File: design/flow/design.v
module SizedFIFO(CLK, RST_N, D_IN, ENQ, FULL_N, D_OUT, DEQ, EMPTY_N, CLR);
   parameter               p1width = 1;  
   parameter               p2depth = 3;
   parameter               p3cntr_width = 1;  
   parameter               guarded = 1;
   localparam              p2depth2 = p2depth -2 ;
   input                   CLK;
   input                   RST_N;
   input                   CLR;
   input [p1width - 1 : 0] D_IN;
   input                   ENQ;
   input                   DEQ;
   output                  FULL_N;
   output                  EMPTY_N;
   output [p1width - 1 : 0] D_OUT;
   reg                      not_ring_full;
   reg                      ring_empty;
   reg [p3cntr_width-1 : 0] head;
   wire [p3cntr_width-1 : 0] next_head;
   reg [p3cntr_width-1 : 0]  tail;
   wire [p3cntr_width-1 : 0] next_tail;
   reg [p1width - 1 : 0]     arr[0: ((p2depth >= 2) ? (p2depth2) : 0)];
   reg [p1width - 1 : 0]     D_OUT;
   reg                       hasodata;
   wire [p3cntr_width-1:0]   depthLess2 = p2depth2[p3cntr_width-1:0] ;
   wire [p3cntr_width-1 : 0] incr_tail;
   wire [p3cntr_width-1 : 0] incr_head;
   assign                    incr_tail = tail + 1'b1 ;
   assign                    incr_head = head + 1'b1 ;
   assign    next_head = (head == depthLess2 ) ? {p3cntr_width{1'b0}} : incr_head ;
   assign    next_tail = (tail == depthLess2 ) ? {p3cntr_width{1'b0}} : incr_tail ;
   assign    EMPTY_N = hasodata;
   assign    FULL_N  = not_ring_full;
   always @(posedge CLK   )
     begin
        if (!RST_N)
          begin
             head <=  {p3cntr_width {1'b0}} ;
             tail <=  {p3cntr_width {1'b0}} ;
             ring_empty <=  1'b1;
             not_ring_full <=  1'b1;
             hasodata <=  1'b0;
          end  
        else
         begin
            if (!CLR && ENQ && ((DEQ && !ring_empty) || (!DEQ && hasodata && not_ring_full)))
              begin
                 arr[tail] <=  D_IN;
              end
            if (CLR)
              begin
                 head <=  {p3cntr_width {1'b0}} ;
                 tail <=  {p3cntr_width {1'b0}} ;
                 ring_empty <=  1'b1;
                 not_ring_full <=  1'b1;
                 hasodata <=  1'b0;
              end  
            else if (DEQ && ENQ )
              begin
                 if (ring_empty)
                   begin
                      D_OUT <=  D_IN;
                   end
                 else
                   begin
                      tail <=  next_tail;
                      D_OUT <=  arr[head];
                      head <=  next_head;
                   end
              end  
            else if ( DEQ )
              begin
                 if (ring_empty)
                   begin
                      hasodata <=  1'b0;
                   end
                 else
                   begin
                      D_OUT <=  arr[head];
                      head <=  next_head;
                      not_ring_full <=  1'b1;
                      ring_empty <=  next_head == tail ;
                   end
              end  
            else if (ENQ)
              begin
                 if (! hasodata)
                   begin
                      D_OUT <=  D_IN;
                      hasodata <=  1'b1;
                   end
                 else if ( not_ring_full )  
                   begin
                      tail <=  next_tail;
                      ring_empty <=  1'b0;
                      not_ring_full <=  ! (next_tail == head) ;
                   end
              end  
         end  
     end  
endmodule
module XbarArbiter(CLK, RST_N, raises, grant, valid);
    parameter N=4;
    input CLK;
    input RST_N;
    input [N-1:0] raises;
    output reg [N-1:0] grant;
    output reg valid;
    function [1:0] gen_grant_carry;
	input c, r, p;
	begin
	    gen_grant_carry[1] = ~r & (c | p);
	    gen_grant_carry[0] = r & (c | p);
	end
    endfunction
    reg [N-1:0] token;
    reg [N-1:0] granted_A;
    reg [N-1:0] granted_B;
    reg carry;
    reg [1:0] gc;
    integer i;
    always@(*) begin
	valid = 1'b0;
	grant = 0;
	carry = 0;
	granted_A = 0;
	granted_B = 0;
	for(i=0; i < N; i=i+1) begin
	    gc = gen_grant_carry(carry, raises[i], token[i]);
	    granted_A[i] = gc[0];
	    carry = gc[1];
	end
	for(i=0; i < N; i=i+1) begin
	    gc = gen_grant_carry(carry, raises[i], token[i]);
	    granted_B[i] = gc[0];
	    carry = gc[1];
	end
	for(i=0; i < N; i=i+1) begin
	    if(granted_A[i] | granted_B[i]) begin
		grant = 0;
		grant[i] = 1'b1;
		valid = 1'b1;
	    end
	end
    end
    always@(posedge CLK) begin
	if(RST_N) token <= {token[N-2:0], token[N-1]};
	else token <= 1;
    end
endmodule
module Xbar(CLK, RST_N,
	    i_valid,
	    i_prio,
	    i_tail,
	    i_dst,
	    i_vc,
	    i_data, 
	    o_valid,
	    o_prio,
	    o_tail,
	    o_dst,
	    o_vc,
	    o_data, 
 	    i_cred,
	    i_cred_valid,
	    o_cred_en
	    );
    parameter N		    = 8;
    parameter NUM_VCS	    = 2;
    parameter CUT	    = 2;
    parameter DATA	    = 32;
    parameter BUFFER_DEPTH  = 8;
    parameter LOG_N	    = (
	N <= 1 ? 0: 
	N <= 2 ? 1: 
	N <= 4 ? 2: 
	N <= 8 ? 3: 
	N <= 16 ? 4: 
	N <= 32 ? 5: 
	N <= 64 ? 6: 
	N <= 128 ? 7: 
	N <= 256 ? 8 : 
	N <= 512 ? 9 : 
	N <= 1024 ? 10 : 
	N <= 2048 ? 11 : 
	N <= 4096 ? 12 : 
	N <= 8192 ? 13 : 
	N <= 16384 ? 14 : -1);
    parameter VC	    = (
	NUM_VCS <= 1 ? 0: 
	NUM_VCS <= 2 ? 1: 
	NUM_VCS <= 4 ? 2: 
	NUM_VCS <= 8 ? 3: 
	NUM_VCS <= 16 ? 4: 
	NUM_VCS <= 32 ? 5: 
	NUM_VCS <= 64 ? 6: 
	NUM_VCS <= 128 ? 7: 
	NUM_VCS <= 256 ? 8 : 
	NUM_VCS <= 512 ? 9 : 
	NUM_VCS <= 1024 ? 10 : 
	NUM_VCS <= 2048 ? 11 : 
	NUM_VCS <= 4096 ? 12 : 
	NUM_VCS <= 8192 ? 13 : 
	NUM_VCS <= 16384 ? 14 : -1); 
    parameter DST	    = (
	N <= 1 ? 0: 
	N <= 2 ? 1: 
	N <= 4 ? 2: 
	N <= 8 ? 3: 
	N <= 16 ? 4: 
	N <= 32 ? 5: 
	N <= 64 ? 6: 
	N <= 128 ? 7: 
	N <= 256 ? 8 : 
	N <= 512 ? 9 : 
	N <= 1024 ? 10 : 
	N <= 2048 ? 11 : 
	N <= 4096 ? 12 : 
	N <= 8192 ? 13 : 
	N <= 16384 ? 14 : -1);
    parameter FLIT_WIDTH    = 1+1+DST+VC+DATA;
    parameter CRED_WIDTH    = (
	BUFFER_DEPTH <= 1 ? 0: 
	BUFFER_DEPTH <= 2 ? 1: 
	BUFFER_DEPTH <= 4 ? 2: 
	BUFFER_DEPTH <= 8 ? 3: 
	BUFFER_DEPTH <= 16 ? 4: 
	BUFFER_DEPTH <= 32 ? 5: 
	BUFFER_DEPTH <= 64 ? 6: 
	BUFFER_DEPTH <= 128 ? 7: 
	BUFFER_DEPTH <= 256 ? 8 : 
	BUFFER_DEPTH <= 512 ? 9 : 
	BUFFER_DEPTH <= 1024 ? 10 : 
	BUFFER_DEPTH <= 2048 ? 11 : 
	BUFFER_DEPTH <= 4096 ? 12 : 
	BUFFER_DEPTH <= 8192 ? 13 : 
	BUFFER_DEPTH <= 16384 ? 14 : -1) + 1;
    input CLK, RST_N;
    input [N-1:0]              i_valid;
    input [N-1:0]              i_prio; 
    input [N-1:0]              i_tail;
    input [N*DST-1:0]          i_dst; 
    input [N*VC-1:0]           i_vc;
    input [N*DATA-1:0]         i_data;
    wire [VC-1:0]              i_vc_arr [N-1:0];
    wire [N-1:0]               f_prio;
    wire [N-1:0]               f_tail;
    wire [DST-1:0]             f_dst [N-1:0];
    wire [VC-1:0]              f_vc [N-1:0];
    wire [DATA-1:0]            f_data [N-1:0];
    wire [N-1:0]               f_elig;
    wire [DST*N-1:0]	       f_dst_flat;
    wire [VC*N-1:0]            f_vc_flat;
    wire [DATA*N-1:0]          f_data_flat;
    output reg [N-1:0]         o_valid;
    output reg [N-1:0]         o_prio;
    output reg [N-1:0]         o_tail;
    output [N*DST-1:0]         o_dst;
    output [N*VC-1:0]          o_vc;
    output [N*DATA-1:0]        o_data;
    reg [DST-1:0]              o_dst_arr [N-1:0];
    reg [VC-1:0]               o_vc_arr [N-1:0];
    reg [DATA-1:0]             o_data_arr [N-1:0];
    output [N*VC-1:0]          i_cred;  
    output reg [N-1:0]         i_cred_valid;  
    reg [VC-1:0]               i_cred_arr [N-1:0];
    input [N-1:0]              o_cred_en;
    wire [N-1:0]               grants [N-1:0];
    wire [N-1:0]               grant_valids;
    reg [N-1:0]                deq_en;
    reg [CRED_WIDTH-1:0]       creds_left [N-1:0];
    genvar i, o, k;
    integer in,out;
    generate
	for(o=0; o < N; o=o+1) begin: arbiters
	    wire [N-1:0] raises;
	    for(k=0; k < N; k=k+1) begin: raisewires
		assign raises[k] = (f_dst[k] == o) && f_elig[k];
	    end
	    XbarArbiter#(.N(N)) arbiter(.CLK(CLK), 
					.RST_N(RST_N),
					.raises(raises),
					.valid(grant_valids[o]),
					.grant(grants[o]));  
	end
    endgenerate
    always@(posedge CLK) begin
	if(RST_N) begin
	    for(in=0; in < N; in=in+1) begin
		if(i_valid[in])
		    i_cred_arr[in] <= i_vc_arr[in];
	    end
	end
	else begin
	    for(in=0; in < N; in=in+1) begin
		i_cred_arr[in]<='hx;
	    end
	end
    end
    for(i=0; i < N; i=i+1) begin: assign_arr
	assign i_vc_arr[i] = i_vc[(i+1)*VC-1:i*VC];
        assign i_cred[(i+1)*VC-1:i*VC] = i_cred_arr[i];
        assign o_dst[(i+1)*DST-1:i*DST] = o_dst_arr[i];
	assign o_vc[(i+1)*VC-1:i*VC] = o_vc_arr[i];
	assign o_data[(i+1)*DATA-1:i*DATA] = o_data_arr[i]; 
    end
    always@(*) begin
	for(in=0; in < N; in=in+1) begin: deqwires
	    deq_en[in] = 1'b0;
	    i_cred_valid[in] = 1'b0;
	    for(out=0; out < N; out=out+1) begin: outer
		if(grant_valids[out] && (grants[out][in] == 1'b1) && (creds_left[out] != 0)) begin
		    deq_en[in] = 1'b1;
		    i_cred_valid[in] = 1'b1;
		end
	    end
	end
    end
    for(i=0; i < N; i=i+1) begin
	assign f_dst_flat[(i+1)*DST-1:i*DST] = f_dst[i];
	assign f_vc_flat[(i+1)*VC-1:i*VC] = f_vc[i];
	assign f_data_flat[(i+1)*DATA-1:i*DATA] = f_data[i];
    end
    for(i=0; i < N; i=i+1) begin: steerwires
	always@(grant_valids[i] or grants[i] or creds_left[i] or f_prio or f_tail or f_dst_flat or f_vc_flat or f_data_flat) begin
	    o_valid[i] = 1'b0;
	    o_prio[i] = 'hx;
	    o_tail[i] = 'hx;
	    o_dst_arr[i] = 'hx;
	    o_vc_arr[i] = 'hx;
	    o_data_arr[i] = 'hx;
	    for(in=0; in < N; in=in+1) begin: innersteer
		if(grant_valids[i] && (grants[i][in] == 1'b1) && (creds_left[i] != 0)) begin
		    o_valid[i] = 1'b1;
		    o_prio[i] = f_prio[in];
		    o_tail[i] = f_tail[in];
		    o_dst_arr[i]  = f_dst[in];
		    o_vc_arr[i]   = f_vc[in];
		    o_data_arr[i] = f_data[in];
		end
	    end
	end
    end
    for(o=0; o < N; o=o+1) begin: output_credits
	always@(posedge CLK) begin
	    if(RST_N) begin
		if((o_cred_en[o] == 1'b0) && (o_valid[o] == 1'b1))
		    creds_left[o] <= creds_left[o] - 1;
		else if((o_cred_en[o] == 1'b1) && (o_valid[o] == 1'b0))
		    creds_left[o] <= creds_left[o] + 1;
	    end
	    else begin
		creds_left[o] <= BUFFER_DEPTH;
	    end
	end
    end
    generate
	for(i=0; i < N; i=i+1) begin: ififos
	    SizedFIFO#(.p1width(FLIT_WIDTH), .p2depth(BUFFER_DEPTH), .p3cntr_width((
	BUFFER_DEPTH <= 1 ? 0: 
	BUFFER_DEPTH <= 2 ? 1: 
	BUFFER_DEPTH <= 4 ? 2: 
	BUFFER_DEPTH <= 8 ? 3: 
	BUFFER_DEPTH <= 16 ? 4: 
	BUFFER_DEPTH <= 32 ? 5: 
	BUFFER_DEPTH <= 64 ? 6: 
	BUFFER_DEPTH <= 128 ? 7: 
	BUFFER_DEPTH <= 256 ? 8 : 
	BUFFER_DEPTH <= 512 ? 9 : 
	BUFFER_DEPTH <= 1024 ? 10 : 
	BUFFER_DEPTH <= 2048 ? 11 : 
	BUFFER_DEPTH <= 4096 ? 12 : 
	BUFFER_DEPTH <= 8192 ? 13 : 
	BUFFER_DEPTH <= 16384 ? 14 : -1))) inQ
		       (.CLK(CLK), 
			.RST_N(RST_N), 
			.D_IN({i_prio[i], i_tail[i], i_dst[(i+1)*DST-1:i*DST], i_vc[(i+1)*VC-1:i*VC], i_data[(i+1)*DATA-1:i*DATA]}),
			.ENQ(i_valid[i]),
			.D_OUT({f_prio[i], f_tail[i], f_dst[i], f_vc[i], f_data[i]}),
			.DEQ(deq_en[i]),
			.EMPTY_N(f_elig[i]),
			.FULL_N(),  
			.CLR(1'b0)  
		      );
	end
    endgenerate
endmodule
File: design/flow/run.sh
#!/bin/bash
# the make line also repeats each setting of config.mk as NAME=value (left out here)
make -C /OpenROAD-flow-scripts/flow DESIGN_CONFIG=/design/flow/config.mk WORK_HOME=/design/flow/orfs CLKGATE_MAP_FILE= finish
File: design/flow/config.mk
export PLATFORM = sky130hd
export DESIGN_NAME = Xbar
export DESIGN_NICKNAME = Xbar
export VERILOG_FILES = /design/flow/design.v
export SDC_FILE = /design/flow/constraint.sdc
export NUM_CORES = 4
export LEC_CHECK = 0
export CAP_MARGIN = 20
export CELL_PAD_IN_SITES_DETAIL_PLACEMENT = 1
export CELL_PAD_IN_SITES_GLOBAL_PLACEMENT = 2
export CORE_MARGIN = 6
export CORE_UTILIZATION = 56
export CTS_CLUSTER_SIZE = 32
export MAX_ROUTING_LAYER = met4
export PLACE_DENSITY_LB_ADDON = 0.12
export SETUP_SLACK_MARGIN = -0.1
export SLEW_MARGIN = 20
export TNS_END_PERCENT = 60
File: design/flow/constraint.sdc
create_clock -name core_clock -period 9.93 [get_ports {CLK}]
set_input_delay 1.9860 -clock core_clock [delete_from_list [all_inputs] [get_ports {CLK}]]
set_output_delay 1.9860 -clock core_clock [all_outputs]
set_load 0.01 [all_outputs]
==> results of run 1 <==
==> metal layers <==
layer	vias to the layer above	GRT usage (%)
met4	0	33.8
li1	36300	-
met2	7373	65.8
met1	46500	54.1
met3	2278	15.5
met5	-	-
==> layout make-up <==
| class | count | area, sq um | area share [%] |
|---|---|---|---|
| inverters | 134 | 505 | 0.357 |
| repair buffers | 888 | 8350 | 5.90 |
| multi-input cells | 5490 | 42500 | 30.1 |
| clock buffers | 370 | 7760 | 5.48 |
| clock inverters | 129 | 1320 | 0.933 |
| diodes | 84 | 210 | 0.149 |
| flip-flops and latches | 2632 | 77200 | 54.6 |
| well taps | 2854 | 3570 | 2.52 |
==> per-stage QoR <==
stage	total power [mW]	instance area, sq um	util, %	std cells
final	29.7	141000	64.9	12600
after global routing	30.2	141000	64.9	12600
after CTS	29.4	141000	64.8	12500
after detailed placement	18.8	132000	60.6	12000
after global placement	18.6	132000	60.6	12000
after floorplan	15.4	123000	-	9217
==> results.cfg, run 1 <==
; yosys + openroad results
[detailed_routing]
drt_iter0_drc = 16000
wl_per_cell_um = 42.0
m1WireLength_um = 179000
wl_met3_um = 67500
drc = 0
vias_per_cell = 7.35
routed_wl_um = 529000
top_layer = met4
route.met2.wl_um = 229000
antenna_left = 0
vias = 92500
dr.pass1.iters = 15

[pwr]
clkPwrFrac_pct = 36.0
power_frac_seq_pct = 44.4
seq_power_mw = 13.2
intPower_mw = 20.7
power.leakage_nw = 46.1
power_leader = sequential cells
p_comb_mw = 5.82
switching_share_pct = 30.5
power_clock_mw = 10.7
peakVddDrop_mv = 0.221
power_density_nw_per_um2 = 210
p_switching_mw = 9.05
comb_power_share_pct = 19.6

[worst_hold_path]
hold-path-cell-count = 1
hp-class = register to register
min_from = arbiters[4].arbiter.token[7]
hold_path_end = arbiters[4].arbiter.token[0]

[critical_path]
worst_path_max_delay_cell = a2111oi_0
critPathKind = register to primary output
r2r-start = ififos[5].inQ.hasodata
crit_cells = 11
worst_setup_path_end_kind = primary output
crit_end = o_prio[2]
crit_start = ififos[5].inQ.hasodata
crit_family = AND-OR/OR-AND gates
rr_endpoint = ififos[6].inQ.D_OUT[24]
worstPathArrival_ns = 7.79
reg2regPathDepth = 15
worst_ep_required_time_ns = 7.94
path_max_fanout = 22
path_cells = nand4bb_1 > a21o_1 > a2111oi_0 > a2111oi_0 > o21ai_0 > a21oi_4 > or3_1 > nand2b_2 > buf_4 > o221ai_1 > clkdlybuf4s50_1
start_kind = register
path_buffers = 2
r2r_slack_ns = 2.35
max_stage_delay_ns = 0.90
crit_top_cell = a2111oi_0

[floorplanning]
die_h_um = 481
coreArea_sq_um = 218000
die_area_sq_um = 231000
fp_util_pct = 56.5
row_count = 171
dieWidth_um = 481
ios = 650

[synth]
top_cells_by_count = 2,440 x edfxtp_1, 816 x nand2_1, 788 x mux2i_1
ys_cells = 9217
fp_nets = 9574
synth-edff-count = 2440
ys_sh_simple_pct = 6.75
syn_inst = 9217
synth_warnings = 13
synth_flop_count = 2632
top_area_share_pct = 59.5
ys_seq_share_pct = 62.7
top_cell = edfxtp_1
topCellsByArea = edfxtp_1 60%, mux2i_1 6.4%, mux4_2 5.6%
xor_share_pct = 0.214
ys.flop_type = edfxtp_1
ys_types = 95
async_reset_ff_share_pct = 0
synth.largest_area_cell = edfxtp_1
ys_area_sq_um = 123000
syn_area_per_cell_sq_um = 13.4
ys_sh_mux_pct = 14.8
yosys.area_share.adder_pct = 0.405
logic_family = multiplexers
syn_area_sq_um = 123000
ys_sh_aoi_pct = 11.7

[flow_run]
cap_violations = 0
tool_warnings = 30

[sta]
finalSetupTns_ns = 0
setup_viol = 0
worstMarginPinSlew_ns = 1.37
slew_headroom_pct = 7.39
rsz0062_at_grt = no
finClkSkew_ns = 0.100
setup_ws_ns = 0.154
hold_violations = 0
max_freq_mhz = 102
period_minus_slack_ns = 9.78
slew_violations = 0
finalCritPeriodShare_pct = 98.5
holdWs_ns = 0.443

[global_route]
grt_overflow = 0
grt.total_usage_pct = 45.9
grt_max_degree = 94
grt_pass1_vias = 91500
antenna_found_initial = 93
grt_pass1_wl_um = 726000

[clocking]
cts.path.max_buffers = 4
ctsHoldBuffers = 0
postCtsSetupRepairBufs = 0
htreeDepth = 5
clkTransAtPathRegs_ns = 0.06
clkSinkCount = 2632
cts_inserted_buffers = 292
clk_latency_ns = 1.02
cts_resized = 0
cts_root_buf = clkbuf_16
cts_tree = done

[placement]
place_ws_ns = 1.65
port_buffers = 649
place_congestion = 1.06
hpwl_um = 341000

[finish]
nets = 9795
fill_cells = 19900
area_growth_pct = 14.9

[status]
status = timing/DRC/antenna clean
==> run 2: changes to the inputs <==
CELL_PAD_IN_SITES_DETAIL_PLACEMENT = default   (was 1)
CELL_PAD_IN_SITES_GLOBAL_PLACEMENT = default   (was 2)
CORE_MARGIN = 2   (was 6)
CORE_UTILIZATION = 70   (was 56)
CTS_CLUSTER_DIAMETER = 29   (was default)
CTS_CLUSTER_SIZE = default   (was 32)
MAX_ROUTING_LAYER = default   (was met4)
PLACE_DENSITY_LB_ADDON = default   (was 0.12)
SETUP_SLACK_MARGIN = 1.09   (was -0.1)
TNS_END_PERCENT = default   (was 60)
clock period = 5.85 ns   (was 9.93 ns; I/O delays follow)
==> results.cfg, run 2 <==
; flow metrics
[synth]
async_reset_ff_share_pct = 0
synth.largest_area_cell = edfxtp_1
logic_family = multiplexers
ys_seq_share_pct = 62.7
syn_area_per_cell_sq_um = 13.4
syn_inst = 9217
fp_nets = 9574
synth_warnings = 13
ys_area_sq_um = 123000
synth-edff-count = 2440
synth_flop_count = 2632
ys_sh_aoi_pct = 11.7
ys_sh_mux_pct = 14.8
topCellsByArea = edfxtp_1 60%, mux2i_1 6.4%, mux4_2 5.6%
top_cells_by_count = 2,440 x edfxtp_1, 816 x nand2_1, 788 x mux2i_1
yosys.area_share.adder_pct = 0.405
ys_types = 95
top_cell = edfxtp_1
ys.flop_type = edfxtp_1
top_area_share_pct = 59.5
syn_area_sq_um = 123000
ys_cells = 9217
ys_sh_simple_pct = 6.75
xor_share_pct = 0.214

[global_route]
grt.total_usage_pct = 83.7
grt_overflow = 39

[placement]
place_ws_ns = -0.137
hpwl_um = 325000
port_buffers = 649
place_congestion = 1.12
place_inst = 11800
placed_area_sq_um = 136000

[clocking]
cts.path.max_buffers = 4
clkSinkCount = 2632
cts_root_buf = clkbuf_16
ctsHoldBuffers = 0
htreeDepth = 5
cts_inserted_buffers = 433

[floorplanning]
die_h_um = 423
die_area_sq_um = 179000
dieWidth_um = 423
row_count = 153
ios = 650
fp_util_pct = 70.6
coreArea_sq_um = 174000

[status]
stop_stage = global routing
stop_error = [ERROR GRT-0232] Routing congestion too high. Check the congestion heatmap in the GUI.
status = aborted with a tool error
-- run 2: repair_timing --
| item | CTS |
|---|---|
| gates resized | 906 |
| gates cloned | 28 |
| buffers inserted | 149 |
| setup endpoints to repair | 3082 |
| pin swaps | 244 |
-- run 2: per-stage QoR --
step / power (mW) / hold WS [ns] / util [%]
global placement: 31.9 / 0.425 / 77.9
detailed placement: 32.2 / 0.426 / 77.9
floorplan: 26.1 / 0.405 / -
CTS: 59.4 / 0.462 / 88.3
-- run 2: routing by layer --
layer | GRT overflow | global-route usage (%)
met2 | 19 | 95.0
met1 | 0 | 83.9
met3 | 1 | 73.6
met4 | 19 | 81.9
met5 | 0 | 52.6
==> run 3: changes to the inputs <==
ABC_AREA = 0   (was default)
CAP_MARGIN = 15   (was 20)
CELL_PAD_IN_SITES_DETAIL_PLACEMENT = 2   (was default)
CELL_PAD_IN_SITES_GLOBAL_PLACEMENT = 1   (was default)
CORE_ASPECT_RATIO = 0.86   (was default)
CORE_MARGIN = 4   (was 2)
CORE_UTILIZATION = 54   (was 70)
CTS_CLUSTER_DIAMETER = 338   (was 29)
CTS_CLUSTER_SIZE = 68   (was default)
GPL_TIMING_DRIVEN = 0   (was default)
HOLD_SLACK_MARGIN = 0.03   (was default)
MAX_ROUTING_LAYER = met5   (was default)
PLACE_DENSITY_LB_ADDON = 0.12   (was default)
SETUP_SLACK_MARGIN = 0.93   (was 1.09)
SLEW_MARGIN = 35   (was 20)
clock period = 9.89 ns   (was 5.85 ns; I/O delays follow)
==> results.cfg, run 3 <==
; flow metrics
[synth]
syn_area_sq_um = 123000
topCellsByArea = edfxtp_1 60%, mux2i_1 6.4%, mux4_2 5.6%
synth_flop_count = 2632
ys_area_sq_um = 123000
ys_sh_simple_pct = 6.75
xor_share_pct = 0.214
ys.flop_type = edfxtp_1
logic_family = multiplexers
ys_types = 95
ys_cells = 9217
top_cell = edfxtp_1
async_reset_ff_share_pct = 0
yosys.area_share.adder_pct = 0.405
top_area_share_pct = 59.5
synth_warnings = 13
syn_area_per_cell_sq_um = 13.4
ys_seq_share_pct = 62.7
fp_nets = 9574
ys_sh_aoi_pct = 11.7
top_cells_by_count = 2,440 x edfxtp_1, 816 x nand2_1, 788 x mux2i_1
synth-edff-count = 2440
syn_inst = 9217
ys_sh_mux_pct = 14.8
synth.largest_area_cell = edfxtp_1

[placement]
port_buffers = 649
place_congestion = 1.07
hpwl_um = 615000
placed_area_sq_um = 138000

[floorplanning]
row_count = 162
coreArea_sq_um = 227000
ios = 650
fp_util_pct = 54.3
die_h_um = 451
dieWidth_um = 523
die_area_sq_um = 236000

[status]
stop_error = [ERROR DPL-0033] detailed placement checks failed during check placement.
status = aborted with a tool error
stop_stage = clock tree synthesis
run 3: stage by stage:
| stage | instances | setup TNS (ns) | power [mW] | setup WS (ns) | utilization [%] |
|---|---|---|---|---|---|
| after detailed placement | 13300 | 0 | 19.7 | 0.188 | 60.7 |
| after global placement | 12900 | -3912.61 | 18.7 | -5.15 | 58.8 |
| after floorplan | 9217 | 0 | 15.4 | 1.64 | - |
==> run 4: changes to the inputs <==
ABC_AREA = 1   (was 0)
CAP_MARGIN = 20   (was 15)
CELL_PAD_IN_SITES_DETAIL_PLACEMENT = 1   (was 2)
CELL_PAD_IN_SITES_GLOBAL_PLACEMENT = 2   (was 1)
CORE_ASPECT_RATIO = default   (was 0.86)
CORE_MARGIN = 7   (was 4)
CORE_UTILIZATION = 30   (was 54)
CTS_CLUSTER_DIAMETER = default   (was 338)
CTS_CLUSTER_SIZE = default   (was 68)
GPL_ROUTABILITY_DRIVEN = 0   (was default)
GPL_TIMING_DRIVEN = default   (was 0)
HOLD_SLACK_MARGIN = default   (was 0.03)
MAX_ROUTING_LAYER = met4   (was met5)
PLACE_DENSITY_LB_ADDON = default   (was 0.12)
SETUP_SLACK_MARGIN = 1.23   (was 0.93)
SLEW_MARGIN = 10   (was 35)
TNS_END_PERCENT = 80   (was default)
clock period = 4.42 ns   (was 9.89 ns; I/O delays follow)
==> results.cfg, run 4 <==
; yosys + openroad results
[synth]
async_reset_ff_share_pct = 0
synth.largest_area_cell = edfxtp_1
logic_family = AND-OR/OR-AND gates
ys_area_sq_um = 131000
synth_warnings = 13
fp_nets = 14500
ys_sh_aoi_pct = 17.8
syn_inst = 14200
top_cells_by_count = 3,339 x nand2_1, 2,440 x edfxtp_1, 1,527 x a21oi_1
top_cell = nand2_1
ys_seq_share_pct = 58.9
syn_area_per_cell_sq_um = 9.24
ys_sh_mux_pct = 0.581
ys_cells = 14200
ys_types = 58
synth-edff-count = 2440
top_area_share_pct = 56.0
syn_area_sq_um = 131000
ys.flop_type = edfxtp_1
synth_flop_count = 2632
xor_share_pct = 0.341
topCellsByArea = edfxtp_1 56%, nand2_1 9.6%, a21oi_1 5.8%
ys_sh_simple_pct = 16.5
yosys.area_share.adder_pct = 0.380

[flow_run]
cap_violations = 0
tool_warnings = 44

[sta]
finClkSkew_ns = 0.0586
slew_headroom_pct = 25.8
rsz0062_at_grt = yes
setup_ws_ns = -2.18
hold_violations = 0
slew_violations = 0
worstMarginPinSlew_ns = 1.11
max_freq_mhz = 151
period_minus_slack_ns = 6.60
finalCritPeriodShare_pct = 149
setup_viol = 3182

[pwr]
comb_power_share_pct = 35.0
switching_share_pct = 37.5
power_leader = sequential cells
clkPwrFrac_pct = 29.5
power.total_mw = 87.3
intPower_mw = 54.5
p_switching_mw = 32.8
p_comb_mw = 30.5
power_density_nw_per_um2 = 499
seq_power_mw = 31.0
power_frac_seq_pct = 35.5
peakVddDrop_mv = 0.358
power_clock_mw = 25.7
power.leakage_nw = 68.2

[detailed_routing]
antenna_left = 0
dr.pass1.iters = 6
routed_wl_um = 705000
vias = 122000
drc = 0
wl_per_cell_um = 31.9
vias_per_cell = 5.55
drt_iter0_drc = 11100

[placement]
hpwl_um = 494000
placed_area_sq_um = 158000
place_inst = 21200
port_buffers = 649

[critical_path]
crit_top_cell = nand2_1
crit_end = o_tail[1]
r2r-start = ififos[0].inQ.D_OUT[33]
rr_endpoint = creds_left[1][3]
worst_ep_required_time_ns = 3.54
worst_setup_path_end_kind = primary output
max_stage_delay_ns = 0.42
start_kind = register
critPathKind = register to primary output
reg2regPathDepth = 54
worst_path_max_delay_cell = edfxtp_1
crit_start = ififos[0].inQ.D_OUT[33]
path_buffers = 12
crit_family = simple AND/OR/NAND/NOR gates
crit_cells = 46
worstPathArrival_ns = 5.72
path_max_fanout = 7
r2r_slack_ns = -1.67

[clocking]
htreeDepth = 5
cts_inserted_buffers = 314
cts_root_buf = clkbuf_16
cts_tree = done
clk_latency_ns = 0.99
clkSinkCount = 2632
clkTransAtPathRegs_ns = 0.06
ctsHoldBuffers = 0
cts.path.max_buffers = 4

[floorplanning]
dieWidth_um = 675
fp_util_pct = 30.1
die_h_um = 675
die_area_sq_um = 455000
ios = 650
coreArea_sq_um = 435000
row_count = 242

[finish]
nets = 16400
area_growth_pct = 33.5
final_cells = 22100
stdcell_area_sq_um = 175000
fill_cells = 48300

[status]
status = complete, but fails checks
so_faults = setup timing

[global_route]
globalRouteMet3Util_pct = 5.07
grt_overflow = 0
grt_pass1_vias = 123000
grt.total_usage_pct = 30.3
grt.busiest_layer = met2
grt.met1_usage_pct = 37.5
met2_usage_pct = 46.8
grt_pass1_wl_um = 961000
grt_max_degree = 115
antenna_found_initial = 92

[worst_hold_path]
hold-path-cell-count = 3
min_from = RST_N
hp-class = primary input to register
hold_path_end = creds_left[4][1]
[run 4: metal layers]
metal | up-vias | share of wire, %
li1 | 53600 | -
met1 | 62500 | 41
met2 | 4755 | 45
met3 | 1676 | 7.0
met4 | 0 | 7.4
met5 | - | 0
[run 4: layout make-up]
class | instances | area, sq um | share of cell area, %
sequential | 2632 | 77200 | 44.1
multi-input combinational | 9709 | 49700 | 28.4
timing repair buffer | 2620 | 27600 | 15.8
clock buffer | 374 | 8250 | 4.72
tap | 5734 | 7170 | 4.10
inverter | 759 | 2960 | 1.69
clock inverter | 198 | 1850 | 1.06
antenna | 45 | 113 | 0.0644
[run 4: repair_timing]
item | 4_1_cts | 5_1_grt
gates resized | 753 | 656
setup buffers | 124 | 78
endpoints found under the setup margin | 3184 | 3184
pin swaps | 131 | 151
gates cloned | 29 | 14
hold endpoints to repair | 0 | 0
[run 4: metrics by stage]
stage               setup WS (ns)  setup TNS [ns]  utilization (%)  hold slack (ns)
floorplan                  -0.415         -432.61                -            0.392
global placement            -1.90        -2773.10             36.4            0.408
detailed placement          -1.88        -2688.42             36.4            0.411
CTS                         -2.29        -3014.36             39.6            0.228
global route                -2.50        -4102.14             40.2            0.277
finish                      -2.18        -3094.80             40.2            0.288
==> run 5: changes to the inputs <==
CELL_PAD_IN_SITES_DETAIL_PLACEMENT = 2   (was 1)
GPL_ROUTABILITY_DRIVEN = default   (was 0)
MAX_ROUTING_LAYER = default   (was met4)
SETUP_SLACK_MARGIN = default   (was 1.23)
SLEW_MARGIN = 25   (was 10)
clock period = 6.28 ns   (was 4.42 ns; I/O delays follow)
==> results.cfg, run 5 <==
; yosys + openroad results
[pwr]
comb_power_share_pct = 36.3
p_comb_mw = 23.0
power_clock_mw = 18.4
clkPwrFrac_pct = 29.0
intPower_mw = 38.5
power.leakage_nw = 65.3
power_leader = combinational logic
seq_power_mw = 21.9
power_frac_seq_pct = 34.7
p_switching_mw = 24.7
switching_share_pct = 39.1
peakVddDrop_mv = 0.228
power_density_nw_per_um2 = 362

[sta]
finClkSkew_ns = 0.0579
worstMarginPinSlew_ns = 1.18
hold_violations = 0
setup_viol = 319
finalSetupTns_ns = -131.77
rsz0062_at_grt = yes
slew_headroom_pct = 21.3
period_minus_slack_ns = 7.26
setup_ws_ns = -0.984
finalCritPeriodShare_pct = 116
max_freq_mhz = 138
slew_violations = 0
holdWs_ns = 0.429

[global_route]
grt.total_usage_pct = 30.3
grt_max_degree = 153
grt_pass1_wl_um = 990000
grt_overflow = 0
grt_pass1_vias = 126000
antenna_found_initial = 110

[synth]
synth-edff-count = 2440
ys_cells = 14200
ys_types = 58
syn_inst = 14200
syn_area_sq_um = 131000
top_cell = nand2_1
synth.largest_area_cell = edfxtp_1
xor_share_pct = 0.341
yosys.area_share.adder_pct = 0.380
fp_nets = 14500
ys_sh_simple_pct = 16.5
ys_seq_share_pct = 58.9
top_area_share_pct = 56.0
ys.flop_type = edfxtp_1
async_reset_ff_share_pct = 0
logic_family = AND-OR/OR-AND gates
syn_area_per_cell_sq_um = 9.24
ys_sh_mux_pct = 0.581
topCellsByArea = edfxtp_1 56%, nand2_1 9.6%, a21oi_1 5.8%
synth_flop_count = 2632
ys_area_sq_um = 131000
synth_warnings = 13
ys_sh_aoi_pct = 17.8
top_cells_by_count = 3,339 x nand2_1, 2,440 x edfxtp_1, 1,527 x a21oi_1

[critical_path]
worst_ep_required_time_ns = 5.02
path_buffers = 8
crit_end = o_data[84]
path_max_fanout = 7
crit_family = simple AND/OR/NAND/NOR gates
start_kind = register
worst_setup_path_end_kind = primary output
crit_start = ififos[0].inQ.D_OUT[35]
worst_path_max_delay_cell = edfxtp_1
r2r_slack_ns = 0.10
critPathKind = register to primary output
rr_endpoint = ififos[7].inQ.arr[0][10]
worstPathArrival_ns = 6.01
r2r-start = ififos[0].inQ.D_OUT[34]
crit_cells = 46
crit_top_cell = nand2_1
max_stage_delay_ns = 0.49
reg2regPathDepth = 33

[floorplanning]
dieWidth_um = 675
fp_util_pct = 30.1
die_area_sq_um = 455000
ios = 650
row_count = 242
coreArea_sq_um = 435000
die_h_um = 675

[worst_hold_path]
hold_path_end = arbiters[4].arbiter.token[5]
hp-class = register to register
hold-path-cell-count = 2
min_from = arbiters[4].arbiter.token[4]

[finish]
post-route-util_pct = 40.2
area_growth_pct = 33.3
nets = 15800

[detailed_routing]
drc = 0
wl_per_cell_um = 35.4
routed_wl_um = 758000
vias = 123000
dr.pass1.iters = 9
antenna_left = 0
drt_iter0_drc = 10800
vias_per_cell = 5.76

[clocking]
cts_inserted_buffers = 318
cts.path.max_buffers = 4
cts_root_buf = clkbuf_16
cts_tree = done
clkTransAtPathRegs_ns = 0.07
htreeDepth = 5
clk_latency_ns = 0.97
clkSinkCount = 2632

[flow_run]
cap_violations = 0
tool_warnings = 51

[placement]
hpwl_um = 490000
port_buffers = 649
place_congestion = 0.940

[status]
status = complete, but fails checks
so_faults = setup timing
## run 5: layer usage
| layer | GRT usage [%] | vias up | routed length [um] |
|---|---|---|---|
| met4 | 18.8 | 40 | 61300 |
| li1 | - | 52300 | - |
| met3 | 4.78 | 1994 | 51900 |
| met5 | 0 | - | 371 |
| met2 | 49.4 | 4808 | 342000 |
| met1 | 37.8 | 64300 | 303000 |
## run 5: metrics by stage
step                      power, mW  cell area [sq um]  setup slack [ns]  cells
final                          63.2             175000            -0.984  21400
after detailed placement       41.3             149000            -0.218  20300
after global placement         40.9             149000            -0.101  20300
after global routing           64.8             175000             -1.34  21400
after floorplan                28.8             131000            -0.695  14200
after CTS                      60.8             165000            -0.430  21100
## run 5: final cells by class
type | instances | area (sq um)
inverter | 759 | 3010
tap | 5734 | 7170
timing repair buffer | 1982 | 23100
antenna | 34 | 85.1
multi-input combinational | 9709 | 53900
sequential | 2632 | 77200
clock inverter | 169 | 1590
fill | 45600 | 260000
clock buffer | 405 | 8580
## run 5: what timing repair did
action	in CTS	in global routing
setup endpoints to repair	316	418
setup buffers	170	317
gates cloned	41	77
resized	1506	2145
pin swaps	276	664
hold buffers	0	0
==> run 6: changes to the inputs <==
CORE_MARGIN = 8   (was 7)
CORE_UTILIZATION = 69   (was 30)
MAX_ROUTING_LAYER = met4   (was default)
PLACE_DENSITY_LB_ADDON = 0.15   (was default)
SLEW_MARGIN = 20   (was 25)
TNS_END_PERCENT = default   (was 80)
clock period = 14.0 ns   (was 6.28 ns; I/O delays follow)
==> results.cfg, run 6 <==
; flow metrics
[synth]
ys_area_sq_um = 131000
synth_flop_count = 2632
synth-edff-count = 2440
ys_sh_simple_pct = 16.5
async_reset_ff_share_pct = 0
ys_sh_mux_pct = 0.581
topCellsByArea = edfxtp_1 56%, nand2_1 9.6%, a21oi_1 5.8%
ys_seq_share_pct = 58.9
ys.flop_type = edfxtp_1
synth_warnings = 13
fp_nets = 14500
synth.largest_area_cell = edfxtp_1
syn_area_sq_um = 131000
top_cell = nand2_1
logic_family = AND-OR/OR-AND gates
top_cells_by_count = 3,339 x nand2_1, 2,440 x edfxtp_1, 1,527 x a21oi_1
top_area_share_pct = 56.0
ys_cells = 14200
syn_inst = 14200
ys_sh_aoi_pct = 17.8
yosys.area_share.adder_pct = 0.380
syn_area_per_cell_sq_um = 9.24
xor_share_pct = 0.341
ys_types = 58

[floorplanning]
dieWidth_um = 452
coreArea_sq_um = 189000
die_area_sq_um = 204000
die_h_um = 452
fp_util_pct = 69.1
row_count = 160

[status]
stop_error = [ERROR FLW-0024] Place density exceeds 1.0 (current PLACE_DENSITY_LB_ADDON =  0.15). Please check if the value of  PLACE_DENSITY_LB_ADDON is between 0 and 0.99.
status = aborted with a tool error
stop_stage = global placement without I/O
==> run 7: changes to the inputs <==
CELL_PAD_IN_SITES_DETAIL_PLACEMENT = 1   (was 2)
CORE_ASPECT_RATIO = 0.81   (was default)
CORE_MARGIN = 7   (was 8)
CTS_CLUSTER_DIAMETER = 242   (was default)
GPL_ROUTABILITY_DRIVEN = 0   (was default)
GPL_TIMING_DRIVEN = 0   (was default)
HOLD_SLACK_MARGIN = -0.09   (was default)
PLACE_DENSITY_LB_ADDON = 0.25   (was 0.15)
SETUP_SLACK_MARGIN = 1.23   (was default)
SLEW_MARGIN = 25   (was 20)
TNS_END_PERCENT = 80   (was default)
clock period = 4.42 ns   (was 14.0 ns; I/O delays follow)
==> results.cfg, run 7 <==
; flow metrics
[synth]
top_cells_by_count = 3,339 x nand2_1, 2,440 x edfxtp_1, 1,527 x a21oi_1
synth_flop_count = 2632
synth.largest_area_cell = edfxtp_1
fp_nets = 14500
syn_area_sq_um = 131000
ys_cells = 14200
ys_types = 58
top_cell = nand2_1
xor_share_pct = 0.341
yosys.area_share.adder_pct = 0.380
syn_inst = 14200
ys_sh_aoi_pct = 17.8
synth-edff-count = 2440
ys_area_sq_um = 131000
async_reset_ff_share_pct = 0
syn_area_per_cell_sq_um = 9.24
topCellsByArea = edfxtp_1 56%, nand2_1 9.6%, a21oi_1 5.8%
ys_seq_share_pct = 58.9
logic_family = AND-OR/OR-AND gates
top_area_share_pct = 56.0
ys_sh_simple_pct = 16.5
ys.flop_type = edfxtp_1
synth_warnings = 13
ys_sh_mux_pct = 0.581

[floorplanning]
fp_util_pct = 69.6
row_count = 143
die_h_um = 406
die_area_sq_um = 202000
coreArea_sq_um = 188000
dieWidth_um = 498

[status]
stop_error = [ERROR FLW-0024] Place density exceeds 1.0 (current PLACE_DENSITY_LB_ADDON =  0.25). Please check if the value of  PLACE_DENSITY_LB_ADDON is between 0 and 0.99.
status = aborted with a tool error
stop_stage = global placement without I/O
==> run 8: changes to the inputs <==
ABC_AREA = default   (was 1)
CORE_ASPECT_RATIO = default   (was 0.81)
CORE_MARGIN = 2   (was 7)
CORE_UTILIZATION = 30   (was 69)
CTS_CLUSTER_DIAMETER = default   (was 242)
GPL_ROUTABILITY_DRIVEN = default   (was 0)
GPL_TIMING_DRIVEN = default   (was 0)
HOLD_SLACK_MARGIN = default   (was -0.09)
MAX_ROUTING_LAYER = default   (was met4)
PLACE_DENSITY = 0.45   (was default)
PLACE_DENSITY_LB_ADDON = default   (was 0.25)
SETUP_SLACK_MARGIN = 1.67   (was 1.23)
SLEW_MARGIN = 20   (was 25)
TNS_END_PERCENT = default   (was 80)
clock period = 7.95 ns   (was 4.42 ns; I/O delays follow)
==> results.cfg, run 8 <==
; yosys + openroad results
[detailed_routing]
drc = 0
vias = 90300
wl_per_cell_um = 38.2
drt_iter0_drc = 9586
vias_per_cell = 5.64
dr.pass1.iters = 10
antenna_left = 0
routed_wl_um = 612000

[synth]
yosys.area_share.adder_pct = 0.405
top_cells_by_count = 2,440 x edfxtp_1, 816 x nand2_1, 788 x mux2i_1
ys_area_sq_um = 123000
syn_area_sq_um = 123000
async_reset_ff_share_pct = 0
syn_inst = 9217
top_cell = edfxtp_1
ys_sh_simple_pct = 6.75
synth_flop_count = 2632
ys_sh_aoi_pct = 11.7
syn_area_per_cell_sq_um = 13.4
ys_cells = 9217
ys.flop_type = edfxtp_1
ys_seq_share_pct = 62.7
synth_warnings = 13
ys_types = 95
xor_share_pct = 0.214
topCellsByArea = edfxtp_1 60%, mux2i_1 6.4%, mux4_2 5.6%
top_area_share_pct = 59.5
synth-edff-count = 2440
synth.largest_area_cell = edfxtp_1
fp_nets = 9574
logic_family = multiplexers
ys_sh_mux_pct = 14.8

[global_route]
grt_pass1_wl_um = 797000
grt.total_usage_pct = 27.9
grt_max_degree = 88
antenna_found_initial = 112
grt_pass1_vias = 89100
grt_overflow = 0

[clocking]
cts.path.max_buffers = 4
cts_root_buf = clkbuf_16
htreeDepth = 5
clkSinkCount = 2632
clk_latency_ns = 1.01
ctsHoldBuffers = 0
cts_inserted_buffers = 316
clkTransAtPathRegs_ns = 0.06
cts_tree = done

[critical_path]
worst_ep_required_time_ns = 6.36
crit_start = ififos[4].inQ.D_OUT[34]
path_max_fanout = 5
crit_end = o_data[8]
max_stage_delay_ns = 0.59
critPathKind = register to primary output
worstPathArrival_ns = 5.41
r2r_slack_ns = 1.87
crit_cells = 15
start_kind = register
worst_setup_path_end_kind = primary output
crit_family = AND-OR/OR-AND gates
path_cells = or4b_4 > a21o_1 > a2111o_1 > a311o_1 > o21ai_2 > nand4_1 > buf_6 > or3b_4 > buf_12 > mux2i_1 > a211oi_4 > o22ai_2 > o21ai_1 > buf_4 > buf_6
reg2regPathDepth = 18
r2r-start = ififos[4].inQ.D_OUT[33]
worst_path_max_delay_cell = or4b_4
rr_endpoint = ififos[5].inQ.arr[0][12]
path_buffers = 4
crit_top_cell = buf_6

[sta]
holdWs_ns = 0.446
setup_ws_ns = 0.952
slew_violations = 0
rsz0062_at_grt = yes
worstMarginPinSlew_ns = 1.18
finClkSkew_ns = 0.0676
max_freq_mhz = 143
slew_headroom_pct = 20.6
hold_violations = 0
finalCritPeriodShare_pct = 88.0
setup_viol = 0
period_minus_slack_ns = 7.00

[finish]
stdcell_area_sq_um = 157000
nets = 10600
fill_cells = 41900
area_growth_pct = 27.4

[pwr]
switching_share_pct = 31.3
power_leader = sequential cells
peakVddDrop_mv = 0.151
power_density_nw_per_um2 = 249
power_clock_mw = 13.9
power_frac_seq_pct = 42.4
power.leakage_nw = 52.7
power.total_mw = 39.1
clkPwrFrac_pct = 35.7
seq_power_mw = 16.5
p_comb_mw = 8.57
intPower_mw = 26.8
p_switching_mw = 12.2
comb_power_share_pct = 21.9

[placement]
port_buffers = 649
hpwl_um = 397000
place_ws_ns = 0.158
place_congestion = 0.887
placed_area_sq_um = 138000

[worst_hold_path]
hp-class = register to register
hold-path-cell-count = 1
min_from = arbiters[4].arbiter.token[7]
hold_path_end = arbiters[4].arbiter.token[0]

[floorplanning]
fp_util_pct = 30.1
coreArea_sq_um = 409000
ios = 650
dieWidth_um = 644
die_h_um = 644
row_count = 235
die_area_sq_um = 415000

[flow_run]
tool_warnings = 34
cap_violations = 0

[status]
status = timing/DRC/antenna clean
==> run 8: area by class of cell <==
type,instances,area (sq um),area share [%]
Tap cell,5451,6820,4.35
Clock inverter,157,1300,0.829
Inverter,134,518,0.331
Sequential cell,2632,77200,49.3
Antenna cell,45,113,0.0719
Timing Repair Buffer,1691,16900,10.8
Multi-Input combinational cell,5497,45500,29.0
Clock buffer,412,8400,5.36
==> run 8: per-layer routing <==
layer / vias up / part of all wire (%) / GRT usage [%]
li1: 38000 / - / -
met1: 47300 / 41 / 36.1
met2: 3720 / 45 / 44.0
met3: 1223 / 7.2 / 5.23
met4: 60 / 7.2 / 15.5
met5: - / 0.070 / 0
==> run 8: through the flow <==
stage / TNS [ns] / util, % / cells
final: 0 / 38.3 / 16000
after floorplan: -2.04 / - / 9217
after CTS: 0 / 37.1 / 15700
after global routing: 0 / 38.3 / 16000
after detailed placement: 0 / 33.8 / 14800
after global placement: 0 / 33.8 / 14800
==> run 8: what timing repair did <==
action,CTS,global route
buffers inserted,238,275
pin swaps,219,496
setup endpoints to repair,2266,610
gates resized,729,1428
gates cloned,20,27
==> run 9: changes to the inputs <==
CELL_PAD_IN_SITES_DETAIL_PLACEMENT = 0   (was 1)
CORE_UTILIZATION = 52   (was 30)
CTS_CLUSTER_SIZE = 98   (was default)
SETUP_SLACK_MARGIN = 1.34   (was 1.67)
clock period = 4.64 ns   (was 7.95 ns; I/O delays follow)
==> results.cfg, run 9 <==
; yosys + openroad results
[synth]
syn_area_per_cell_sq_um = 13.4
async_reset_ff_share_pct = 0
yosys.area_share.adder_pct = 0.405
ys_seq_share_pct = 62.7
xor_share_pct = 0.214
top_cell = edfxtp_1
ys_area_sq_um = 123000
synth_warnings = 13
ys_cells = 9217
topCellsByArea = edfxtp_1 60%, mux2i_1 6.4%, mux4_2 5.6%
ys.flop_type = edfxtp_1
syn_area_sq_um = 123000
synth_flop_count = 2632
logic_family = multiplexers
ys_sh_aoi_pct = 11.7
top_area_share_pct = 59.5
ys_sh_simple_pct = 6.75
top_cells_by_count = 2,440 x edfxtp_1, 816 x nand2_1, 788 x mux2i_1
synth.largest_area_cell = edfxtp_1
ys_sh_mux_pct = 14.8
ys_types = 95
syn_inst = 9217
fp_nets = 9574
synth-edff-count = 2440

[critical_path]
worstPathArrival_ns = 5.26
path_cells = buf_4 > or4b_2 > and3_1 > a311o_1 > o21ai_2 > nand4_1 > or3b_4 > buf_12 > buf_16 > buf_4 > mux2i_2 > a211oi_4 > o22ai_1 > o21ai_1 > buf_4 > buf_6
start_kind = register
path_buffers = 6
crit_cells = 16
rr_endpoint = ififos[2].inQ.arr[5][24]
path_max_fanout = 6
worst_ep_required_time_ns = 3.71
crit_end = o_data[24]
worst_path_max_delay_cell = or4b_2
critPathKind = register to primary output
worst_setup_path_end_kind = primary output
crit_family = simple AND/OR/NAND/NOR gates
crit_start = ififos[1].inQ.D_OUT[34]
reg2regPathDepth = 23
max_stage_delay_ns = 0.75
r2r-start = ififos[4].inQ.D_OUT[33]
crit_top_cell = buf_4
r2r_slack_ns = -1.03

[sta]
finClkSkew_ns = 0.0892
finalSetupTns_ns = -1579.69
worstMarginPinSlew_ns = 1.38
setup_ws_ns = -1.54
slew_violations = 0
hold_violations = 0
setup_viol = 2924
slew_headroom_pct = 7.67
max_freq_mhz = 162
rsz0062_at_grt = yes
period_minus_slack_ns = 6.18
finalCritPeriodShare_pct = 133

[global_route]
antenna_found_initial = 50
grt_pass1_vias = 89600
grt_pass1_wl_um = 699000
grt.total_usage_pct = 41.4
grt_overflow = 0
grt_max_degree = 96

[clocking]
cts_root_buf = clkbuf_16
cts.path.max_buffers = 4
clk_latency_ns = 0.99
clkSinkCount = 2632
cts_inserted_buffers = 295
cts_tree = done
clkTransAtPathRegs_ns = 0.06
htreeDepth = 5

[pwr]
p_switching_mw = 19.9
power_density_nw_per_um2 = 411
power_frac_seq_pct = 42.1
power_clock_mw = 22.6
seq_power_mw = 28.3
p_comb_mw = 16.3
clkPwrFrac_pct = 33.7
intPower_mw = 47.3
power_leader = sequential cells
switching_share_pct = 29.6
comb_power_share_pct = 24.3
peakVddDrop_mv = 0.397
power.leakage_nw = 57.3

[flow_run]
tool_warnings = 35
cap_violations = 0

[floorplanning]
row_count = 178
ios = 650
die_area_sq_um = 241000
fp_util_pct = 52.3
coreArea_sq_um = 235000
die_h_um = 490
dieWidth_um = 490

[worst_hold_path]
hold_path_end = ififos[0].inQ.not_ring_full
hold-path-cell-count = 2
min_from = RST_N
hp-class = primary input to register

[detailed_routing]
wl_per_cell_um = 35.9
dr.pass1.iters = 13
vias_per_cell = 6.65
drt_iter0_drc = 14800
antenna_left = 0
vias = 95800
routed_wl_um = 518000
drc = 0

[status]
status = complete, but fails checks
so_faults = setup timing

[finish]
final_cells = 14400
stdcell_area_sq_um = 163000
nets = 11400
area_growth_pct = 32.7

[placement]
place_congestion = 1.06
hpwl_um = 341000
placed_area_sq_um = 144000
place_inst = 13400
port_buffers = 649
## run 9: area by class of cell
class / instances / area [sq um]
antenna: 26 / 65.1
clock buffer: 368 / 7840
clock inverter: 139 / 1370
fill: 16300 / 71900
inverter: 134 / 518
multi-input combinational: 5490 / 46200
sequential: 2632 / 77200
tap: 3150 / 3940
timing repair buffer: 2473 / 26200
## run 9: layer usage
layer	vias up	wire length (um)	GRT usage [%]	part of all wire, %
li1	39500	-	-	-
met1	47600	187000	53.1	36
met2	6669	216000	58.7	42
met3	2017	66900	14.6	13
met4	46	47200	28.8	9.1
met5	-	439	0.0794	0.085
## run 9: per-stage QoR
stage / setup slack (ns) / hold slack (ns) / total power, mW / util, %
3_3_place_gp: -1.29 / 0.430 / 42.4 / 61.3
3_5_place_dp: -1.26 / 0.433 / 42.5 / 61.3
5_1_grt: -1.62 / 0.338 / 68.4 / 69.4
2_1_floorplan: -0.715 / 0.405 / 33.0 / -
6_report: -1.54 / 0.351 / 67.1 / 69.4
4_1_cts: -1.47 / 0.300 / 65.8 / 67.7
## run 9: what timing repair did
| action | CTS | global route |
|---|---|---|
| hold buffers | 0 | 0 |
| setup endpoints to repair | 3184 | 3184 |
| resized | 1452 | 771 |
| setup buffers | 220 | 195 |
| pin swaps | 325 | 313 |
| cloned | 38 | 11 |
==> run 10: changes to the inputs <==
CORE_UTILIZATION = 48   (was 52)
CTS_CLUSTER_SIZE = default   (was 98)
SETUP_SLACK_MARGIN = default   (was 1.34)
clock period = 4.41 ns   (was 4.64 ns; I/O delays follow)
==> results.cfg, run 10 <==
; yosys + openroad results
[pwr]
intPower_mw = 49.3
power_clock_mw = 24.0
comb_power_share_pct = 23.6
peakVddDrop_mv = 0.417
power.total_mw = 70.2
clkPwrFrac_pct = 34.2
switching_share_pct = 29.7
power_leader = sequential cells
power_frac_seq_pct = 42.3
power.leakage_nw = 56.2
power_density_nw_per_um2 = 438
p_switching_mw = 20.8
p_comb_mw = 16.5
seq_power_mw = 29.7

[sta]
finClkSkew_ns = 0.0932
slew_headroom_pct = 16.0
slew_violations = 0
hold_violations = 0
setup_ws_ns = -1.70
finalCritPeriodShare_pct = 139
period_minus_slack_ns = 6.11
max_freq_mhz = 164
holdWs_ns = 0.312
rsz0062_at_grt = yes
worstMarginPinSlew_ns = 1.26
setup_viol = 3028

[critical_path]
rr_endpoint = ififos[2].inQ.arr[5][26]
crit_end = o_data[21]
path_cells = or4b_4 > a21o_1 > a2111o_1 > a311o_1 > buf_4 > buf_4 > a31oi_4 > buf_4 > o21ai_2 > buf_4 > a222oi_1 > o31ai_1 > buf_4 > clkdlybuf4s15_2
worst_path_max_delay_cell = a222oi_1
reg2regPathDepth = 16
start_kind = register
critPathKind = register to primary output
worst_setup_path_end_kind = primary output
r2r_slack_ns = -0.91
crit_start = ififos[4].inQ.D_OUT[35]
crit_family = AND-OR/OR-AND gates
path_buffers = 6
max_stage_delay_ns = 0.72
r2r-start = ififos[1].inQ.D_OUT[34]
worst_ep_required_time_ns = 3.53
crit_top_cell = buf_4
path_max_fanout = 5
worstPathArrival_ns = 5.23
crit_cells = 14

[finish]
area_growth_pct = 30.3
post-route-util_pct = 63.0
stdcell_area_sq_um = 160000
nets = 11300

[synth]
syn_area_sq_um = 123000
synth.largest_area_cell = edfxtp_1
topCellsByArea = edfxtp_1 60%, mux2i_1 6.4%, mux4_2 5.6%
synth-edff-count = 2440
async_reset_ff_share_pct = 0
synth_warnings = 13
ys_sh_mux_pct = 14.8
ys_sh_simple_pct = 6.75
synth_flop_count = 2632
xor_share_pct = 0.214
top_area_share_pct = 59.5
logic_family = multiplexers
fp_nets = 9574
ys_seq_share_pct = 62.7
top_cells_by_count = 2,440 x edfxtp_1, 816 x nand2_1, 788 x mux2i_1
yosys.area_share.adder_pct = 0.405
top_cell = edfxtp_1
syn_area_per_cell_sq_um = 13.4
ys_cells = 9217
ys_sh_aoi_pct = 11.7
ys_types = 95
ys.flop_type = edfxtp_1
syn_inst = 9217
ys_area_sq_um = 123000

[floorplanning]
dieWidth_um = 510
die_h_um = 510
row_count = 185
ios = 650
fp_util_pct = 48.3
coreArea_sq_um = 255000
die_area_sq_um = 260000

[worst_hold_path]
hp-class = primary input to register
hold_path_end = ififos[3].inQ.tail[2]
min_from = RST_N
hold-path-cell-count = 3

[global_route]
grt_pass1_vias = 88000
antenna_found_initial = 53
grt_overflow = 0
grt.total_usage_pct = 37.8
grt_pass1_wl_um = 688000
grt_max_degree = 84

[clocking]
clkSinkCount = 2632
cts.path.max_buffers = 4
cts_root_buf = clkbuf_16
cts_inserted_buffers = 297
clk_latency_ns = 1.00
clkTransAtPathRegs_ns = 0.06
htreeDepth = 5
cts_tree = done

[placement]
hpwl_um = 348000
placed_area_sq_um = 145000
place_congestion = 1.04
port_buffers = 649

[status]
so_faults = setup timing
status = complete, but fails checks

[detailed_routing]
vias = 94300
routed_wl_um = 514000
wl_per_cell_um = 35.4
drt_iter0_drc = 14500
dr.pass1.iters = 13
drc = 0
antenna_left = 0
vias_per_cell = 6.50

[flow_run]
tool_warnings = 35
cap_violations = 0
[run 10: per-layer routing]
metal	track usage, %	vias to the layer above	wire [um]
li1	-	39200	-
met1	49.4	47200	193000
met2	54.9	6087	218000
met3	12.6	1740	62500
met4	22.6	44	40400
met5	0.0183	-	377
[run 10: what timing repair did]
item | in CTS | in global routing
setup endpoints to repair | 3005 | 3105
pin swaps | 235 | 249
gates resized | 790 | 670
hold buffers | 0 | 0
buffers inserted | 144 | 158
cloned | 20 | 26
[run 10: stage by stage]
stage               TNS [ns]  setup WS (ns)  cells
CTS                 -1431.23          -1.65  14300
finish              -1788.59          -1.70  14500
global placement    -1468.33          -1.85  13700
global route        -2010.84          -1.68  14500
detailed placement  -1523.51          -1.83  13700
floorplan           -1571.44         -0.945   9217
[run 10: cell type report]
cell class                      count  area [sq um]
Antenna cell                       25          62.6
Clock buffer                      361          7710
Clock inverter                    149          1520
Fill cell                       19400         94200
Inverter                          134           513
Multi-Input combinational cell   5491         45000
Sequential cell                  2632         77200
Tap cell                         3366          4210
Timing Repair Buffer             2359         24200
==> run 11: changes to the inputs <==
ABC_AREA = 0   (was default)
CAP_MARGIN = 25   (was 20)
CELL_PAD_IN_SITES_DETAIL_PLACEMENT = 1   (was 0)
CORE_UTILIZATION = 72   (was 48)
GPL_ROUTABILITY_DRIVEN = 0   (was default)
MAX_ROUTING_LAYER = met4   (was default)
PLACE_DENSITY = default   (was 0.45)
SETUP_SLACK_MARGIN = 2.06   (was default)
TNS_END_PERCENT = 5   (was default)
clock period = 7.85 ns   (was 4.41 ns; I/O delays follow)
==> results.cfg, run 11 <==
; flow metrics
[status]
status = aborted with a tool error
stop_stage = global placement without I/O
stop_error = [ERROR GPL-0301] Utilization 110.745 % exceeds 100%.

[synth]
ys.flop_type = edfxtp_1
top_area_share_pct = 59.5
ys_sh_simple_pct = 6.75
ys_cells = 9217
ys_area_sq_um = 123000
syn_area_sq_um = 123000
synth-edff-count = 2440
top_cell = edfxtp_1
xor_share_pct = 0.214
async_reset_ff_share_pct = 0
logic_family = multiplexers
ys_sh_aoi_pct = 11.7
ys_seq_share_pct = 62.7
synth_warnings = 13
syn_inst = 9217
synth_flop_count = 2632
top_cells_by_count = 2,440 x edfxtp_1, 816 x nand2_1, 788 x mux2i_1
ys_sh_mux_pct = 14.8
fp_nets = 9574
yosys.area_share.adder_pct = 0.405
synth.largest_area_cell = edfxtp_1
ys_types = 95
topCellsByArea = edfxtp_1 60%, mux2i_1 6.4%, mux4_2 5.6%
syn_area_per_cell_sq_um = 13.4

[floorplanning]
row_count = 151
dieWidth_um = 417
coreArea_sq_um = 170000
die_area_sq_um = 174000
fp_util_pct = 72.5
die_h_um = 417
==> run 12: changes to the inputs <==
ABC_AREA = default   (was 0)
CAP_MARGIN = 20   (was 25)
CORE_UTILIZATION = 19   (was 72)
GPL_ROUTABILITY_DRIVEN = default   (was 0)
MAX_ROUTING_LAYER = default   (was met4)
PLACE_DENSITY = 0.45   (was default)
SETUP_SLACK_MARGIN = default   (was 2.06)
TNS_END_PERCENT = default   (was 5)
clock period = 9.33 ns   (was 7.85 ns; I/O delays follow)
==> results.cfg, run 12 <==
; yosys + openroad results
[pwr]
seq_power_mw = 14.1
power_density_nw_per_um2 = 222
switching_share_pct = 31.9
comb_power_share_pct = 21.2
power.total_mw = 33.9
intPower_mw = 23.0
power_clock_mw = 12.6
p_comb_mw = 7.16
clkPwrFrac_pct = 37.2
peakVddDrop_mv = 0.164
power.leakage_nw = 48.2
power_frac_seq_pct = 41.7
p_switching_mw = 10.8
power_leader = sequential cells

[clocking]
cts_inserted_buffers = 320
cts_root_buf = clkbuf_16
cts_tree = done
clk_latency_ns = 1.02
cts.path.max_buffers = 4
clkTransAtPathRegs_ns = 0.06
postCtsSetupRepairBufs = 0
htreeDepth = 5
ctsHoldBuffers = 0
clkSinkCount = 2632

[worst_hold_path]
hold-path-cell-count = 1
hold_path_end = arbiters[7].arbiter.token[0]
min_from = arbiters[7].arbiter.token[7]
hp-class = register to register

[floorplanning]
fp_util_pct = 19.1
ios = 650
die_h_um = 809
coreArea_sq_um = 645000
die_area_sq_um = 654000
dieWidth_um = 809
row_count = 295

[sta]
slew_violations = 0
rsz0062_at_grt = no
finClkSkew_ns = 0.103
hold_violations = 0
holdWs_ns = 0.441
period_minus_slack_ns = 9.14
max_freq_mhz = 109
slew_headroom_pct = 14.3
finalSetupTns_ns = 0
setup_viol = 0
finalCritPeriodShare_pct = 98.0
worstMarginPinSlew_ns = 1.28

[synth]
synth-edff-count = 2440
ys_sh_aoi_pct = 11.7
logic_family = multiplexers
async_reset_ff_share_pct = 0
synth_flop_count = 2632
syn_area_sq_um = 123000
ys_types = 95
syn_inst = 9217
top_cells_by_count = 2,440 x edfxtp_1, 816 x nand2_1, 788 x mux2i_1
syn_area_per_cell_sq_um = 13.4
synth_warnings = 13
ys_seq_share_pct = 62.7
yosys.area_share.adder_pct = 0.405
ys_sh_simple_pct = 6.75
topCellsByArea = edfxtp_1 60%, mux2i_1 6.4%, mux4_2 5.6%
xor_share_pct = 0.214
synth.largest_area_cell = edfxtp_1
fp_nets = 9574
ys_sh_mux_pct = 14.8
ys_cells = 9217
ys_area_sq_um = 123000
top_cell = edfxtp_1
top_area_share_pct = 59.5
ys.flop_type = edfxtp_1

[detailed_routing]
routed_wl_um = 641000
wl_met3_um = 43300
vias_per_cell = 4.74
route.met2.wl_um = 295000
antenna_left = 0
top_layer = met5
drc = 0
wl_per_cell_um = 34.3
m1WireLength_um = 262000
dr.pass1.iters = 13
drt_iter0_drc = 10300
vias = 88700

[finish]
post-route-util_pct = 23.6
fill_cells = 70500
area_growth_pct = 23.8
nets = 10100
mi_logic_area_sq_um = 42700
final_cells = 18700
seqCellArea_sq_um = 77200

[critical_path]
path_buffers = 3
reg2regPathDepth = 15
crit_cells = 13
critPathKind = register to primary output
r2r-start = ififos[5].inQ.D_OUT[35]
path_cells = nand4bb_1 > o21ai_0 > a211oi_1 > a2111o_1 > and3_1 > o221ai_1 > or2_2 > buf_4 > nand3_1 > nor2_1 > o21ai_0 > buf_4 > clkdlybuf4s50_1
crit_start = ififos[2].inQ.hasodata
start_kind = register
crit_family = simple AND/OR/NAND/NOR gates
worstPathArrival_ns = 7.28
rr_endpoint = ififos[4].inQ.arr[6][18]
worst_ep_required_time_ns = 7.46
path_max_fanout = 26
crit_end = o_valid[4]
max_stage_delay_ns = 0.99
worst_setup_path_end_kind = primary output
worst_path_max_delay_cell = nor2_1
r2r_slack_ns = 1.77

[placement]
place_inst = 18000
place_congestion = 0.897
port_buffers = 649
hpwl_um = 452000

[global_route]
grt_pass1_vias = 88300
grt_overflow = 0
grt_max_degree = 79
grt_pass1_wl_um = 843000
grt.total_usage_pct = 18.8
antenna_found_initial = 230

[status]
status = timing/DRC/antenna clean

[flow_run]
cap_violations = 0
tool_warnings = 30
-- run 12: routing by layer --
layer | vias up | global-route usage (%)
li1 | 37000 | -
met1 | 46800 | 23.7
met2 | 3691 | 30.3
met3 | 1124 | 3.85
met4 | 84 | 10.1
met5 | - | 0
-- run 12: area by class of cell --
type / count / area share (%)
repair buffers: 1156 / 6.92
multi-input cells: 5490 / 28.0
clock inverters: 174 / 1.29
inverters: 134 / 0.333
clock buffers: 409 / 5.57
well taps: 8613 / 7.07
flip-flops and latches: 2632 / 50.7
diodes: 96 / 0.158
-- run 12: stage by stage --
step | area, sq um | worst slack [ns]
floorplan | 123000 | 1.08
global placement | 141000 | 0.992
detailed placement | 142000 | 0.989
CTS | 152000 | 0.0120
global route | 152000 | 0.0630
finish | 152000 | 0.186
-- run 12: timing repair --
| item | 4_1_cts | 5_1_grt |
|---|---|---|
| resized | 1 | 5 |
| endpoints found under the hold margin | 0 | 0 |
| endpoints found under the setup margin | 1 | 5 |
Power figures rest on the tool's default switching activity, not on a simulated workload.
